run a:
// main
module main(clk, rst, mem_rdata, mem_addr, mem_wdata, mem_we);
Size: roughly 1,500 cells after synthesis, about 140 flip-flops, about 35 I/O pins, ~9300 µm² of cells after synthesis.
Settings: LEC_CHECK=0, ABC_AREA=1, CAP_MARGIN=0, CORE_MARGIN=2, CORE_UTILIZATION=66, CTS_CLUSTER_SIZE=15, SETUP_SLACK_MARGIN=-0.27, SLEW_MARGIN=20; clock period 4.97 ns.
run.sh (not shown) runs the stock make flow with config.mk's settings and CLKGATE_MAP_FILE=.
STATUS run=run a STAGES=ALL_DONE FINAL_CHECKS=FAILED CAUSE=negative setup slack
Setup changes, run a to run b
Settings: changing SETUP_SLACK_MARGIN from -0.27 to 1.48; removing CTS_CLUSTER_SIZE (formerly 15); changing CAP_MARGIN from 0 to 20; changing CORE_UTILIZATION from 66 to 40; changing the clock period (ns, I/O delays scaled along) from 4.97 to 5.5.
--- outcome ---
Having completed the whole flow, run b delivered a layout that passed the timing, design-rule and antenna checks.
Looking only at weighted congestion reported at the end of routability-driven placement, and setting everything else aside, the higher value of run b and run a goes to run a.
Wire length on met1: higher on run b
When run b is measured against run a, its via count of the first global-routing pass turns out 362 lower.
The lower wire length came out of run a.
Going from run a to run b, power density normalized to cell area shrinks by about 12%.
Run a -> run b: clock transition time at the flip-flop clock pins of the worst setup and hold paths flat
Looking at flop share of the area, run b sits below run a.
Cmp run b vs run a: worst hold margin lower in run b

========
main again, from the RTL that the note above started with.
clock: 6.74 ns
lec_check: 0
cap_margin: 0
cell_pad_in_sites_detail_placement: 1
cell_pad_in_sites_global_placement: 1
core_aspect_ratio: 1.72
core_margin: 7
core_utilization: 41
cts_cluster_diameter: 197
cts_cluster_size: 82
gpl_routability_driven: 0
max_routing_layer: met4
place_density_lb_addon: 0.3
setup_slack_margin: 0.56
slew_margin: 40
tns_end_percent: 45
==> next run, changes <==
==> flow/config.mk (replaced) <==
export PLATFORM = sky130hd
export DESIGN_NAME = main
export DESIGN_NICKNAME = main
export VERILOG_FILES = /design/flow/design.v
export SDC_FILE = /design/flow/constraint.sdc
export NUM_CORES = 4
export LEC_CHECK = 0
export ABC_AREA = 1
export CAP_MARGIN = 20
export CORE_MARGIN = 2
export CORE_UTILIZATION = 62
export SLEW_MARGIN = 20
==> flow/constraint.sdc (replaced) <==
create_clock -name core_clock -period 3.92 [get_ports {clk}]
set_input_delay 0.7840 -clock core_clock [delete_from_list [all_inputs] [get_ports {clk}]]
set_output_delay 0.7840 -clock core_clock [all_outputs]
set_load 0.01 [all_outputs]
The changed run ran to the end with violations: negative setup slack.
Wire length went up by 3.4%.
Power climbs by 100%.
Cell count grows by 27%.
Die size decreases by 42%.
Sequential power is higher by 71%.
Sequential cell count is unchanged.
Worst setup slack loses 1.7 ns.
Clock-buffer cell count is lower by 7.
Synthesized area came out lower by 1.3%.
Global-route usage is higher by 17 points.
Worst hold slack gets worse by 0.039 ns.
==> next run, changes <==
--- a/flow/config.mk
+++ b/flow/config.mk
@@ -7,6 +7,6 @@
 export LEC_CHECK = 0
-export ABC_AREA = 1
 export CAP_MARGIN = 20
 export CORE_MARGIN = 2
-export CORE_UTILIZATION = 62
+export CORE_UTILIZATION = 40
+export SETUP_SLACK_MARGIN = 1.4
 export SLEW_MARGIN = 20
==> flow/constraint.sdc (replaced) <==
create_clock -name core_clock -period 5.5 [get_ports {clk}]
set_input_delay 1.1000 -clock core_clock [delete_from_list [all_inputs] [get_ports {clk}]]
set_output_delay 1.1000 -clock core_clock [all_outputs]
set_load 0.01 [all_outputs]
Effect: With this change the flow completed without violations. Design area decreases by 4.8%. Wire length decreases by 14%. Global-route usage decreases by 18 points. Sequential cell count is unchanged. First-iteration DRC count decreases by 55%. Area after synthesis increases by 1.3%.

========
main again, from the RTL that the note above started with.
Design main, start of the top module:
module main(clk, rst, mem_rdata, mem_addr, mem_wdata, mem_we);
Settings: LEC_CHECK=0, ABC_AREA=0, CAP_MARGIN=20, CORE_MARGIN=2, CORE_UTILIZATION=68, CTS_CLUSTER_DIAMETER=204, CTS_CLUSTER_SIZE=39, SETUP_SLACK_MARGIN=1.33, SLEW_MARGIN=20; clock period 4.75 ns.
The starting point ended with an error in 5_1_grt (GRT-0232).
Rerun with:
- ABC_AREA: 0 -> 1
- CORE_UTILIZATION: 68 -> 72
- CTS_CLUSTER_DIAMETER: 204 -> default
- CTS_CLUSTER_SIZE: 39 -> default
- SETUP_SLACK_MARGIN: 1.33 -> default
- clock period: 4.75 -> 8.07 ns (I/O delays scaled with it)
Effect: With this change the flow went through all stages and came out clean; synthesized cell count increases by 25%; synthesized area decreases by 1.3%; die area decreases by about 6.6%.
Rerun with:
- CORE_UTILIZATION: 72 -> 66
- CTS_CLUSTER_SIZE: default -> 99
- clock period: 8.07 -> 3.93 ns (I/O delays scaled with it)
With this change the flow died in 5_1_grt with GRT-0116. Die size increases by a little under a tenth. Synthesized cell count does not change. Area after synthesis stays the same.
Rerun with:
- ABC_AREA: 1 -> default
- CAP_MARGIN: 20 -> 10
- CTS_CLUSTER_DIAMETER: default -> 88
- CTS_CLUSTER_SIZE: 99 -> default
- clock period: 3.93 -> 4.54 ns (I/O delays scaled with it)
The changed run completed and failed the layout checks on negative setup slack; die area increases by 1.3%; area after synthesis is higher by 1.3%; synthesized cell count fell by 20%.

========
## alpha
main again, from the RTL that the note above started with.
==> flow/config.mk <==
export PLATFORM = sky130hd
export DESIGN_NAME = main
export DESIGN_NICKNAME = main
export VERILOG_FILES = /design/flow/design.v
export SDC_FILE = /design/flow/constraint.sdc
export NUM_CORES = 4
export LEC_CHECK = 0
export CAP_MARGIN = 0
export CELL_PAD_IN_SITES_GLOBAL_PLACEMENT = 0
export CORE_MARGIN = 7
export CORE_UTILIZATION = 67
export CTS_CLUSTER_DIAMETER = 54
export MAX_ROUTING_LAYER = met5
export SETUP_SLACK_MARGIN = 0.82
export SLEW_MARGIN = 20
export TNS_END_PERCENT = 85
==> flow/constraint.sdc <==
create_clock -name core_clock -period 4.69 [get_ports {clk}]
set_input_delay 0.9380 -clock core_clock [delete_from_list [all_inputs] [get_ports {clk}]]
set_output_delay 0.9380 -clock core_clock [all_outputs]
set_load 0.01 [all_outputs]
alpha: it failed during global routing (5_1_grt), and the tool reported GRT-0232.
The inputs of beta differ from those of alpha as listed below.
==> flow/config.mk <==
export PLATFORM = sky130hd
export DESIGN_NAME = main
export DESIGN_NICKNAME = main
export VERILOG_FILES = /design/flow/design.v
export SDC_FILE = /design/flow/constraint.sdc
export NUM_CORES = 4
export LEC_CHECK = 0
export CAP_MARGIN = 20
export CORE_MARGIN = 2
export CORE_UTILIZATION = 58
export SLEW_MARGIN = 20
==> flow/constraint.sdc <==
create_clock -name core_clock -period 2.89 [get_ports {clk}]
set_input_delay 0.5780 -clock core_clock [delete_from_list [all_inputs] [get_ports {clk}]]
set_output_delay 0.5780 -clock core_clock [all_outputs]
set_load 0.01 [all_outputs]
### Flow results
beta: horizontal die dimension is 1.1 um lower than what alpha reported. The floorplan die height in beta sits 1.1 um below the value recorded for alpha. STATUS run=beta STAGES=ALL_DONE FINAL_CHECKS=FAILED CAUSE=negative setup slack. Summary of beta over alpha: post-place instance area went up 1100 um^2, synthesized-area fraction occupied by and/or/nand/nor cells held, post-CTS setup buffer count went up 9. beta vs. alpha: die area -about 1.7%; final weighted congestion of routability-driven global placement -2.3%.

========
## job 6140
Starting RTL as in the previous note.
Settings: LEC_CHECK=0, CAP_MARGIN=20, CORE_MARGIN=2, CORE_UTILIZATION=40, CTS_CLUSTER_SIZE=54, SLEW_MARGIN=5; clock period 5.5 ns.
Job 6140 | stages: all done | timing, DRC, antenna: all pass
Setup changes, job 6140 to job 5381
Settings: putting TNS_END_PERCENT at 10 where nothing was set; putting ABC_AREA at 1 where nothing was set; swapping 54 for 98 in CTS_CLUSTER_SIZE; swapping 40 for 46 in CORE_UTILIZATION; putting PLACE_DENSITY at 0.38 where nothing was set; swapping 5 for 20 in SLEW_MARGIN; putting CTS_CLUSTER_DIAMETER at 316 where nothing was set.
### Flow results
Job 5381 reports its origin of the worst setup path as CTRL.current_state[9] while job 6140 reports CTRL.current_state[13].
Going from job 6140 to job 5381, total met3 wirelength after detailed routing decreased 680 µm, area reported by Yosys stat decreased about 1.3%, die area decreased about 14%, worst setup slack increased 0.054 ns.
Inputs modified between job 5381 and job 436:
Settings: CTS_CLUSTER_SIZE: 98 -> unset; CTS_CLUSTER_DIAMETER: 316 -> unset; TNS_END_PERCENT: 10 -> unset; CORE_UTILIZATION: 46 -> 72; SETUP_SLACK_MARGIN: unset -> 0.43; the clock period (ns, I/O delays scaled along): 5.5 -> 4.96.
--- outcome ---
Relative to job 5381, post-place instance area decreased by 0.46% in job 436. Taking job 5381 as the reference point, the row count of job 436 falls by about 20%. Job 5381 → job 436: count of mapped cells out of synthesis comparable, number of buffers on the longest clock path comparable, post-cts gate resize count now larger. Job 436: area of the core is 0.0070 mm² lower than what job 5381 reported. When the final numbers for job 5381 and job 436 were put side by side, the floorplan core density turned out to be smaller in job 5381. Job 436 terminated abnormally: global routing reported GRT-0232. Number of H-tree branching levels: job 5381 vs job 436 identical. For the HPWL reported at the end of detailed placement, job 436 came in 2400 µm lower than job 5381 did. Compared with job 5381, floorplan die height in job 436 decreased by more than 10%. Re CTS buffer count: no difference whatsoever between job 5381 and job 436.
diff inputs: job 436 => job 7659
Settings: PLACE_DENSITY changed from 0.38 to 0.65; TNS_END_PERCENT newly set to 45; ABC_AREA removed (was 1); CTS_CLUSTER_SIZE newly set to 51; SETUP_SLACK_MARGIN removed (was 0.43); the clock period (ns, I/O delays scaled along) changed from 4.96 to 3.78.
==> results <==
Job 7659 vs job 436 — area of placed instances rose 0.0016 mm². Yosys chip area | job 7659 above job 436. Higher pre-CTS worst setup slack among job 436 and job 7659: job 436. Job 7659 vs job 436: die size up slightly. Job 7659 did not finish: a tool error stopped it during clock tree synthesis.

========
== run 1 ==
Starting RTL as in the previous note.
// main
module main(clk, rst, mem_rdata, mem_addr, mem_wdata, mem_we);
clock: 5.5 ns
lec_check: 0
abc_area: 0
cap_margin: 20
core_aspect_ratio: 1.97
core_margin: 2
core_utilization: 46
cts_cluster_diameter: 316
cts_cluster_size: 98
place_density: 0.38
slew_margin: 20
tns_end_percent: 10
The final layout from run 1, which completed every stage, passed the timing, design-rule and antenna checks at the end of the flow.
Relative to run 1, the following input files were edited for run 2:
Settings: swapping 20 for 30 in CAP_MARGIN; swapping 2 for 4 in CORE_MARGIN; putting GPL_ROUTABILITY_DRIVEN at 1 where nothing was set; swapping 20 for 0 in SLEW_MARGIN; clearing TNS_END_PERCENT, which used to be 10; swapping 0 for 1 in ABC_AREA; swapping 316 for 255 in CTS_CLUSTER_DIAMETER; swapping 46 for 40 in CORE_UTILIZATION; putting CELL_PAD_IN_SITES_DETAIL_PLACEMENT at 2 where nothing was set; putting HOLD_SLACK_MARGIN at 0.28 where nothing was set; putting GPL_TIMING_DRIVEN at 0 where nothing was set; putting SETUP_SLACK_MARGIN at 1.48 where nothing was set; clearing PLACE_DENSITY, which used to be 0.38; swapping 1.97 for 1.19 in CORE_ASPECT_RATIO; swapping 98 for 27 in CTS_CLUSTER_SIZE.
[summary]
The flow ended early for run 2: it failed with a tool error in clock tree synthesis (4_1_cts).
Run 1 went all the way through the flow, and no timing, DRC or antenna check failed.
In run 2, global placer's final weighted congestion is lower than in run 1.
Summary of run 2 over run 1: core outline area grew by 13%, die size rose about 19%.
Detailed placer's ending HPWL went up by more than a quarter going from run 1 to run 2.
When run 2 is measured against run 1, its instance area at placement turns out 5.3% lower.
Lower area fraction in mux cells was reported by run 2, not run 1.
Compared with run 1, in run 2 part of the Yosys area used for sequential elements has increased, cell area after technology mapping has decreased.
--- input diff run 2..run 3 ---
Settings: removing GPL_ROUTABILITY_DRIVEN (formerly 1); removing CELL_PAD_IN_SITES_DETAIL_PLACEMENT (formerly 2); changing CORE_UTILIZATION from 40 to 33; changing CORE_MARGIN from 4 to 2; removing CORE_ASPECT_RATIO (formerly 1.19); removing CTS_CLUSTER_SIZE (formerly 27); removing ABC_AREA (formerly 1); changing SLEW_MARGIN from 0 to 20; removing GPL_TIMING_DRIVEN (formerly 0); removing HOLD_SLACK_MARGIN (formerly 0.28); removing SETUP_SLACK_MARGIN (formerly 1.48); changing CAP_MARGIN from 30 to 20; removing CTS_CLUSTER_DIAMETER (formerly 255); changing the clock period (ns, I/O delays scaled along) from 5.5 to 8.07.
## What came out
In the summary table, run 2 is marked failed, with error DPL-0033 raised in clock tree synthesis (4_1_cts). Run 3 has completed all stages; timing, DRC and antenna checks passed. Number of primary I/O pins: run 3 vs run 2 — no meaningful difference. Run 3 ends up with higher adder and majority gate portion of the synthesized area than run 2 does. Compared with run 2, in run 3 die width went up about 17%; half-perimeter wire length after placement shows a reduction of about 40%; vertical die dimension dropped 0.77%; share of synthesized cell area in and-or and or-and compound cells now sits higher. Diff run 2 -> run 3 | routability-driven placement congestion ratio | increase of about 1%. Compared with run 2, synthesized cell count in run 3 decreased by more than 10%. The mux cell area share after synthesis of run 3 exceeds that of run 2 by 7.1 points.
### run 3 -> run 4
Settings: setting SETUP_SLACK_MARGIN to -0.27 for the first time; changing CORE_UTILIZATION from 33 to 64; changing the clock period (ns, I/O delays scaled along) from 8.07 to 3.76.
Findings:
The flow ended early for run 4: it failed with a tool error in global routing (5_1_grt). Run 3: all stages complete, timing, DRC and antenna checks passed. Comparing run 3 against run 4, there is no change at all in number of synthesized flops with an enable pin. Re y dimension of the die: run 4 is 28% down on run 3. Die area of run 4 falls short of that of run 3 by more than a quarter.

========
## the baseline
main again, from the RTL that the note above started with.
make LEC_CHECK=0 CAP_MARGIN=0 CELL_PAD_IN_SITES_GLOBAL_PLACEMENT=0 CORE_MARGIN=7 CORE_UTILIZATION=71 CTS_CLUSTER_DIAMETER=54 CTS_CLUSTER_SIZE=38 MAX_ROUTING_LAYER=met5 PLACE_DENSITY=0.65 SETUP_SLACK_MARGIN=0.82 SLEW_MARGIN=20 TNS_END_PERCENT=85 finish   # period 4.69 ns
Status(the baseline) = ERROR, stage = 5_1_grt
Input-level comparison between the candidate and the baseline:
Settings: CTS_CLUSTER_SIZE: 38 -> unset; SETUP_SLACK_MARGIN: 0.82 -> -0.61; CORE_UTILIZATION: 71 -> 43; CELL_PAD_IN_SITES_GLOBAL_PLACEMENT: 0 -> 1; CTS_CLUSTER_DIAMETER: 54 -> unset; PLACE_DENSITY: 0.65 -> unset; the clock period (ns, I/O delays scaled along): 4.69 -> 6.74.
## What came out
Although it ran to completion, the candidate produced a layout that fails the final checks because of setup timing. Reported for the baseline and the candidate, xor-xnor portion of the synthesized cell area turned out identical to the last digit. Compared to the baseline, the candidate has half-perimeter wire length after detailed placement about 2.6% higher. Yosys-reported design area after synthesis came out exactly the same in the baseline and the candidate. Die: the candidate bigger than the baseline. Placed cell area (lower): the candidate. Taking the baseline as the reference, in the candidate number of cell rows saw an increase, number of hold buffers added after cts has remained practically unchanged. Count of placed standard cells including taps is higher on the baseline. Diff the baseline..the candidate | post-synthesis instance total | unchanged. Number of gates given a new drive strength after cts is lower on the candidate.

========
main again, from the RTL that the note above started with.
// main
module main(clk, rst, mem_rdata, mem_addr, mem_wdata, mem_we);
	input clk, rst;
	input [15:0] mem_rdata;       
	output [7:0] mem_addr;
	output [7:0] mem_wdata;
	output mem_we;
	wire PCWrite, IRWrite, S, AdrSrc, MemWrite, RegSrc1, ExtenderShift, RegWrite;
	wire [1:0] RegSrc0, ALUSrcA, ALUSrcB, ResultSrc, ImmSrc;
	wire [3:0] ALUControl;
	wire [3:0] FLAGS;
	wire [15:0] Instr;
	wire [2:0] IMM_VAL_7;
	wire [7:0] IMM_VAL_1;
	assign ImmSrc = Instr[15:14];
	assign IMM_VAL_7 = 7;
	assign IMM_VAL_1 = 1;
	assign mem_we = MemWrite;
	controller CTRL(
		.clk(clk),
		.rst(rst),
		.FLAGS(FLAGS),
		.Instr(Instr),
		.PCWrite(PCWrite),
		.IRWrite(IRWrite),
		.S(S),
		.AdrSrc(AdrSrc),
		.MemWrite(MemWrite),
		.RegSrc1(RegSrc1),
		.ExtenderShift(ExtenderShift),
		.RegWrite(RegWrite),
		.RegSrc0(RegSrc0),
		.ALUSrcA(ALUSrcA),
		.ALUSrcB(ALUSrcB),
		.ResultSrc(ResultSrc),
		.ALUControl(ALUControl)
	);
	datapath DUT(
		AdrSrc,
		PCWrite,
		MemWrite,
		IRWrite,
		RegSrc1,
		ExtenderShift,
		RegWrite,
		clk,
		rst,
		S,
		ALUControl,
		ALUSrcA,
		ALUSrcB,
		IMM_VAL_1,
		IMM_VAL_7,
		ImmSrc,
		RegSrc0,
		ResultSrc,
		mem_rdata,
		FLAGS,
		Instr,
		mem_addr,
		mem_wdata
	);
endmodule
clock: 5.29 ns
lec_check: 0
cap_margin: 10
core_aspect_ratio: 0.85
core_margin: 2
core_utilization: 72
cts_cluster_diameter: 88
hold_slack_margin: -0.04
place_density: 0.64
slew_margin: 20
The starting point finished but fails on setup timing.
Then changed:
CAP_MARGIN = 20   (was 10)
CORE_ASPECT_RATIO = unset   (was 0.85)
CORE_UTILIZATION = 40   (was 72)
CTS_CLUSTER_DIAMETER = unset   (was 88)
HOLD_SLACK_MARGIN = unset   (was -0.04)
PLACE_DENSITY = unset   (was 0.64)
clock period = 5.48 ns   (was 5.29 ns; I/O delays follow)
Outcome: Now the flow passed the timing, design-rule and antenna checks; area after synthesis is unchanged; hold slack loses 0.028 ns; power drops by 4.7%; cell count came out higher by 13%; clock-buffer cell count decreases by 4; wire length goes down by 11%; register-to-register slack is better by 0.19 ns; global-route usage falls by 24 points; setup slack gets better by 0.22 ns; via count drops by 13%; critical path depth goes up by 2.
Then changed:
CORE_UTILIZATION = 56   (was 40)
SETUP_SLACK_MARGIN = -0.27   (was unset)
clock period = 3.76 ns   (was 5.48 ns; I/O delays follow)
The new run reached the layout checks and failed them: setup timing.
Area after synthesis stays the same.
Core utilization goes up by 30 points.
Via count came out higher by 13%.
Count of clock-buffer cells in the layout rose by 1.
Critical path depth went down by 2.
Die area fell by 28%.
Global-route usage climbs by 15 points.
Setup slack loses 1.3 ns.
Cell area came out higher by 13%.
Sequential share of layout area goes down by 2.7 points.
Then changed:
ABC_AREA = 1   (was unset)
CORE_UTILIZATION = 72   (was 56)
CTS_CLUSTER_SIZE = 100   (was unset)
SETUP_SLACK_MARGIN = unset   (was -0.27)
clock period = 4.93 ns   (was 3.76 ns; I/O delays follow)
Result: The changed run ran to the end with violations: setup timing. Register-to-register slack improved by 1.3 ns. Area after synthesis fell by about 1.3%. Routed wire length falls by 11%. Synthesized cell count rises by about 25%. Non-clock buffer count falls by 240. Sequential power went down by about 22%. Via count is higher by 1.5%. Clock skew is about the same. Utilization increases by 6.6 points. Total power goes down by about 26%. Worst hold slack degrades by 0.041 ns.
Power is estimated from default activity; no workload was simulated.
